==> amber <==
==> flow/design.v <==
module fa(
    input a,
    input b,
    input cin,
    output s,
    output cout
);
    assign s = a ^ b  ^ cin;
    assign cout = (a & b) ^ (cin & (a ^ b));
endmodule
module ha(
    input a,
    input b,
    output s,
    output cout
);
    assign s = a ^ b;
    assign cout = a & b;
endmodule
module basic_unit_ha_and(
    input in_x,
    input in_a,
    input in_b,
    output s,
    output cout
);
    wire in_y;
    assign in_y = in_a & in_b;
    assign s = in_x ^ in_y;
    assign cout = in_x & in_y;
endmodule
module basic_unit_fa_and(
    input in_x,
    input in_a,
    input in_b,
    input cin,
    output s,
    output cout
);
    wire in_y;
    assign in_y = in_a & in_b;
    assign s = in_x ^ in_y ^ cin;
    assign cout = (in_x & in_y) ^ (cin & (in_x ^ in_y));
endmodule
module adder_16bit(
    input   [15:0] a,
    input   [15:0] b,
    output  [15:0] out
);
    wire [15:0] s;
    wire [15:0] cout;
    ha i_ha_0 (.a(a[0]), .b(b[0]), .s(s[0]), .cout(cout[0]));
    generate 
        genvar i_adder;
        for(i_adder=1; i_adder<16; i_adder=i_adder+1) begin: adder_for_bits
            fa i_fa (.a(a[i_adder]), .b(b[i_adder]), .cin(cout[i_adder-1]), .s(s[i_adder]), .cout(cout[i_adder]));
        end
    endgenerate
    assign out[15:0] = s[15:0];
endmodule
module lut(
    input [3:0] index,
    output reg [15:0] ei_radian,
    output reg [15:0] tanei
);
    always@(*)
    begin
        case(index)
        4'b0000: begin
            ei_radian = 16'b0000000000000000;
            tanei = 16'h0000;
        end
        4'b0001: begin
            ei_radian = 16'b0110010010000111;
            tanei = 16'h8000;
        end
        4'b0010: begin
            ei_radian = 16'b0011101101011000;
            tanei = 16'h4000;
        end
        4'b0011: begin
            ei_radian = 16'b0001111101011011;
            tanei = 16'h2000;
        end
        4'b0100: begin
            ei_radian = 16'b0000111111101010;
            tanei = 16'h1000;
        end
        4'b0101: begin
            ei_radian = 16'b0000011111111101;
            tanei = 16'h0800;
        end
        4'b0110: begin
            ei_radian = 16'b0000001111111111;
            tanei = 16'h0400;
        end
        4'b0111: begin
            ei_radian = 16'b0000000111111111;
            tanei = 16'h0200;
        end
        4'b1000: begin
            ei_radian = 16'b0000000011111111;
            tanei = 16'h0100;
        end
        4'b1001: begin
            ei_radian = 16'b0000000001111111;
            tanei = 16'h0080;
        end
        4'b1010: begin
            ei_radian = 16'b0000000000111111;
            tanei = 16'h0040;
        end
        4'b1011: begin
            ei_radian = 16'b0000000000011111;
            tanei = 16'h0020;
        end
        4'b1100: begin
            ei_radian = 16'b0000000000001111;
            tanei = 16'h0010;
        end
        4'b1101: begin
            ei_radian = 16'b0000000000000111;
            tanei = 16'h0008;
        end
        4'b1110: begin
            ei_radian = 16'b0000000000000011;
            tanei = 16'h0004;
        end
        4'b1110: begin
            ei_radian = 16'b0000000000000001;
            tanei = 16'h0002;
        end
        default: begin
            ei_radian = 16'b0000000000000000;
            tanei = 16'h0000;
        end
        endcase
    end
endmodule
module add_or_sub_unit(
    input neg,
    input [15:0] ei_radian,
    input [15:0] inner_angle,
    output [15:0] new_inner_angle
);
    wire [15:0] signed_ei_radian;
    assign signed_ei_radian = neg ? {{~{ei_radian}+1}} : ei_radian;
    adder_16bit i_adder_16b_0 (.a(signed_ei_radian), .b(inner_angle), .out(new_inner_angle));
endmodule
module unsigned_unit_first_line(
    input [15:0] in_a,
    input  in_b,
    output [15:0] s
);
    generate
        genvar i_and;
        for(i_and=0;i_and<16;i_and=i_and+1) begin: unsigned_unit_second_line_generate
            assign s[i_and] = in_a[i_and] & in_b;
        end
    endgenerate
endmodule
module unsigned_unit_second_line(
    input [15:0] in_x,
    input [15:0] in_a,
    input  in_b,
    output [15:0] s,
    output [15:0] cout
);
    generate
        genvar i_buh;
        for(i_buh=0;i_buh<16;i_buh=i_buh+1) begin: unsigned_unit_second_line_generate
            basic_unit_ha_and   i_buha  (.in_x(in_x[i_buh]), .in_a(in_a[i_buh]), .in_b(in_b), .s(s[i_buh]), .cout(cout[i_buh]));
        end
    endgenerate
endmodule
module unsigned_unit_line(
    input [15:0] in_x,
    input [15:0] in_a,
    input  in_b,
    input [15:0] cin,
    output [15:0] s,
    output [15:0] cout
);
    generate
        genvar i_buf;
        for(i_buf=0;i_buf<16;i_buf=i_buf+1) begin: unsigned_unit_second_line_generate
            basic_unit_fa_and   i_bufa  (.in_x(in_x[i_buf]), .in_a(in_a[i_buf]), .in_b(in_b), .cin(cin[i_buf]), .s(s[i_buf]), .cout(cout[i_buf]));
        end
    endgenerate
endmodule
module multiply_and_add_unit(
    input [15:0] in,
    input [15:0] a,
    input [15:0] b,
    input neg,
    output [15:0] out
);
    wire [15:0] s_line [15:0];
    wire [15:0] cout_line [15:1];
    unsigned_unit_first_line    i_bul_0 (.in_a(a), .in_b(b[0]), .s(s_line[0]));
    unsigned_unit_second_line   i_bul_1 (.in_x({1'b0, s_line[0][15:1]}), .in_a(a), .in_b(b[1]), .s(s_line[1]), .cout(cout_line[1]));
    unsigned_unit_line          i_bul_2 (.in_x({1'b0, s_line[1][15:1]}), .in_a(a), .in_b(b[2]), .cin(cout_line[1]), .s(s_line[2]), .cout(cout_line[2]));
    generate
        genvar i_bul_mac;
        for(i_bul_mac=2;i_bul_mac<16;i_bul_mac=i_bul_mac+1) begin: unsigned_unit_line_generate
            unsigned_unit_line  i_bul_mac_unit (.in_x({1'b0, s_line[i_bul_mac-1][15:1]}), .in_a(a), .in_b(b[i_bul_mac]), .cin(cout_line[i_bul_mac-1]), .s(s_line[i_bul_mac]), .cout(cout_line[i_bul_mac]));
        end
    endgenerate
    wire [31:0] product_32b;
    generate
        genvar i_s;
        for(i_s=0;i_s<16;i_s=i_s+1) begin: unsigned_output_low_generate
            assign product_32b[i_s] = s_line[i_s][0];
        end
    endgenerate
    adder_16bit i_adder_16b_0 (.a({s_line[15][15:0]}), .b(cout_line[15]), .out(product_32b[31:16]));
    wire [15:0] pos_or_neg;
    assign pos_or_neg = neg ? {{~{product_32b[31:16]}+1}} : {product_32b[31:16]};
    adder_16bit i_adder_16b_1 (.a(in), .b(pos_or_neg), .out(out));
endmodule
module cordic (
    input clk,
    input rst_n,
    input start,
    input [15:0] angle,
    output reg [15:0] cos,
    output reg [15:0] sin
);
    reg [15:0] sampled_angle;
    reg [15:0] inner_angle;
    reg working;
    reg [3:0] state;
    wire [15:0] ei_radian;
    wire [15:0] tanei;
    wire [15:0] new_inner_angle;
    wire [15:0] new_sin;
    wire [15:0] new_cos;
    wire neg;
    always@(posedge clk or negedge rst_n) begin
        if (!rst_n == 1'b1) begin
            sampled_angle <= 16'b0;
        end
        else begin
            if (start == 1'b1) begin
                sampled_angle <= angle;
            end
            else begin
                sampled_angle <= sampled_angle;
            end
        end
    end
    always@(posedge clk or negedge rst_n) begin
        if (!rst_n == 1'b1) begin
            inner_angle <= 16'b0;
        end
        else begin
            if (start == 1'b1) begin
                inner_angle <= 16'b0;
            end
            else begin
                inner_angle <= new_inner_angle;
            end
        end
    end
    always@(posedge clk or negedge rst_n) begin
        if (!rst_n == 1'b1) begin
            working <= 1'b0;
        end
        else begin
            if (start == 1'b1) begin
                working <= 1'b1;
            end
            else begin
                if (state == 4'b1111) begin
                    working <= 1'b0;
                end
                else begin
                    working <= working;
                end
            end
        end
    end
    always@(posedge clk or negedge rst_n) begin
        if (!rst_n == 1'b1) begin
            state <= 4'b0;
        end
        else begin
            if (start == 1'b1) begin
                state <= 4'b0;
            end
            else begin
                if (working == 1'b0) begin
                    state <= 4'b0;
                end
                else begin
                    state <= state + 1;
                end
            end
        end
    end
    always@(posedge clk or negedge rst_n) begin
        if (!rst_n == 1'b1) begin
            sin <= 16'b0;
        end
        else begin
            if (start == 1'b1) begin
                sin <= 16'b0;
            end
            else begin
                if (working == 1'b0) begin
                    sin <= sin;
                end
                else begin
                    sin <= new_sin;
                end
            end
        end
    end
    always@(posedge clk or negedge rst_n) begin
        if (!rst_n == 1'b1) begin
            cos <= 16'b0;
        end
        else begin
            if (start == 1'b1) begin
                cos <= 16'b0100110110111010;
            end
            else begin
                if (working == 1'b0) begin
                    cos <= cos;
                end
                else begin
                    cos <= new_cos;
                end
            end
        end
    end
    lut i_lut_0 (.index(state), .ei_radian(ei_radian),  .tanei(tanei));
    assign neg = (inner_angle <= sampled_angle) ? 0 : 1;
    add_or_sub_unit i_aoru (.neg(neg), .ei_radian(ei_radian), .inner_angle(inner_angle), .new_inner_angle(new_inner_angle));
    multiply_and_add_unit i_mac_cos (.in(cos), .a(tanei), .b(sin), .neg(~neg), .out(new_cos));
    multiply_and_add_unit i_mac_sin (.in(sin), .a(tanei), .b(cos), .neg(neg), .out(new_sin));
endmodule
==> flow/run.sh <==
#!/bin/bash
# the make line also repeats each setting of config.mk as NAME=value (left out here)
make -C /OpenROAD-flow-scripts/flow DESIGN_CONFIG=/design/flow/config.mk WORK_HOME=/design/flow/orfs CLKGATE_MAP_FILE= finish
==> flow/config.mk <==
export PLATFORM = sky130hd
export DESIGN_NAME = cordic
export DESIGN_NICKNAME = cordic
export VERILOG_FILES = /design/flow/design.v
export SDC_FILE = /design/flow/constraint.sdc
export NUM_CORES = 4
export LEC_CHECK = 0
export ABC_AREA = 1
export CAP_MARGIN = 15
export CELL_PAD_IN_SITES_DETAIL_PLACEMENT = 0
export CORE_ASPECT_RATIO = 0.5
export CORE_MARGIN = 2
export CORE_UTILIZATION = 72
export CTS_CLUSTER_DIAMETER = 254
export CTS_CLUSTER_SIZE = 72
export GPL_ROUTABILITY_DRIVEN = 1
export MAX_ROUTING_LAYER = met5
export MIN_ROUTING_LAYER = met1
export PLACE_DENSITY_LB_ADDON = 0.0
export SETUP_SLACK_MARGIN = 1.16
export SLEW_MARGIN = 25
==> flow/constraint.sdc <==
create_clock -name core_clock -period 11.3 [get_ports {clk}]
set_input_delay 2.2600 -clock core_clock [delete_from_list [all_inputs] [get_ports {clk}]]
set_output_delay 2.2600 -clock core_clock [all_outputs]
set_load 0.01 [all_outputs]
==> inputs of pepper, as changes to amber <==
==> flow/config.mk (replaced) <==
export PLATFORM = sky130hd
export DESIGN_NAME = cordic
export DESIGN_NICKNAME = cordic
export VERILOG_FILES = /design/flow/design.v
export SDC_FILE = /design/flow/constraint.sdc
export NUM_CORES = 4
export LEC_CHECK = 0
export CAP_MARGIN = 20
export CORE_MARGIN = 2
export CORE_UTILIZATION = 40
export SLEW_MARGIN = 20
==> flow/constraint.sdc (replaced) <==
create_clock -name core_clock -period 18.9 [get_ports {clk}]
set_input_delay 3.7800 -clock core_clock [delete_from_list [all_inputs] [get_ports {clk}]]
set_output_delay 3.7800 -clock core_clock [all_outputs]
set_load 0.01 [all_outputs]
==> qor summary <==
quantity	amber	pepper
Outcome	finished with violations	no timing/DRC/antenna violations
Violated checks	setup timing	-
Routed length per placed instance	20.9 µm	17.1 µm
Net Count, Synth	2376	2278
Peak fanout along the critical path	4	33
Post_cts resized	83	0
Minimum clock period	14.74 ns	16.35 ns
Met3 wirelength from detailed routing	6460 µm	1140 µm
Core utilization before placement	72.9%	40.6%
Area growth syn-to-layout	19.3%	5.75%
Comb. cell area	13900 µm²	14300 µm²
Stages on the worst setup path	50	47
Int Power	1.55 mW	0.741 mW
Worst hold slack across all endpoints	0.506 ns	0.538 ns
Power is estimated from default activity; no workload was simulated.
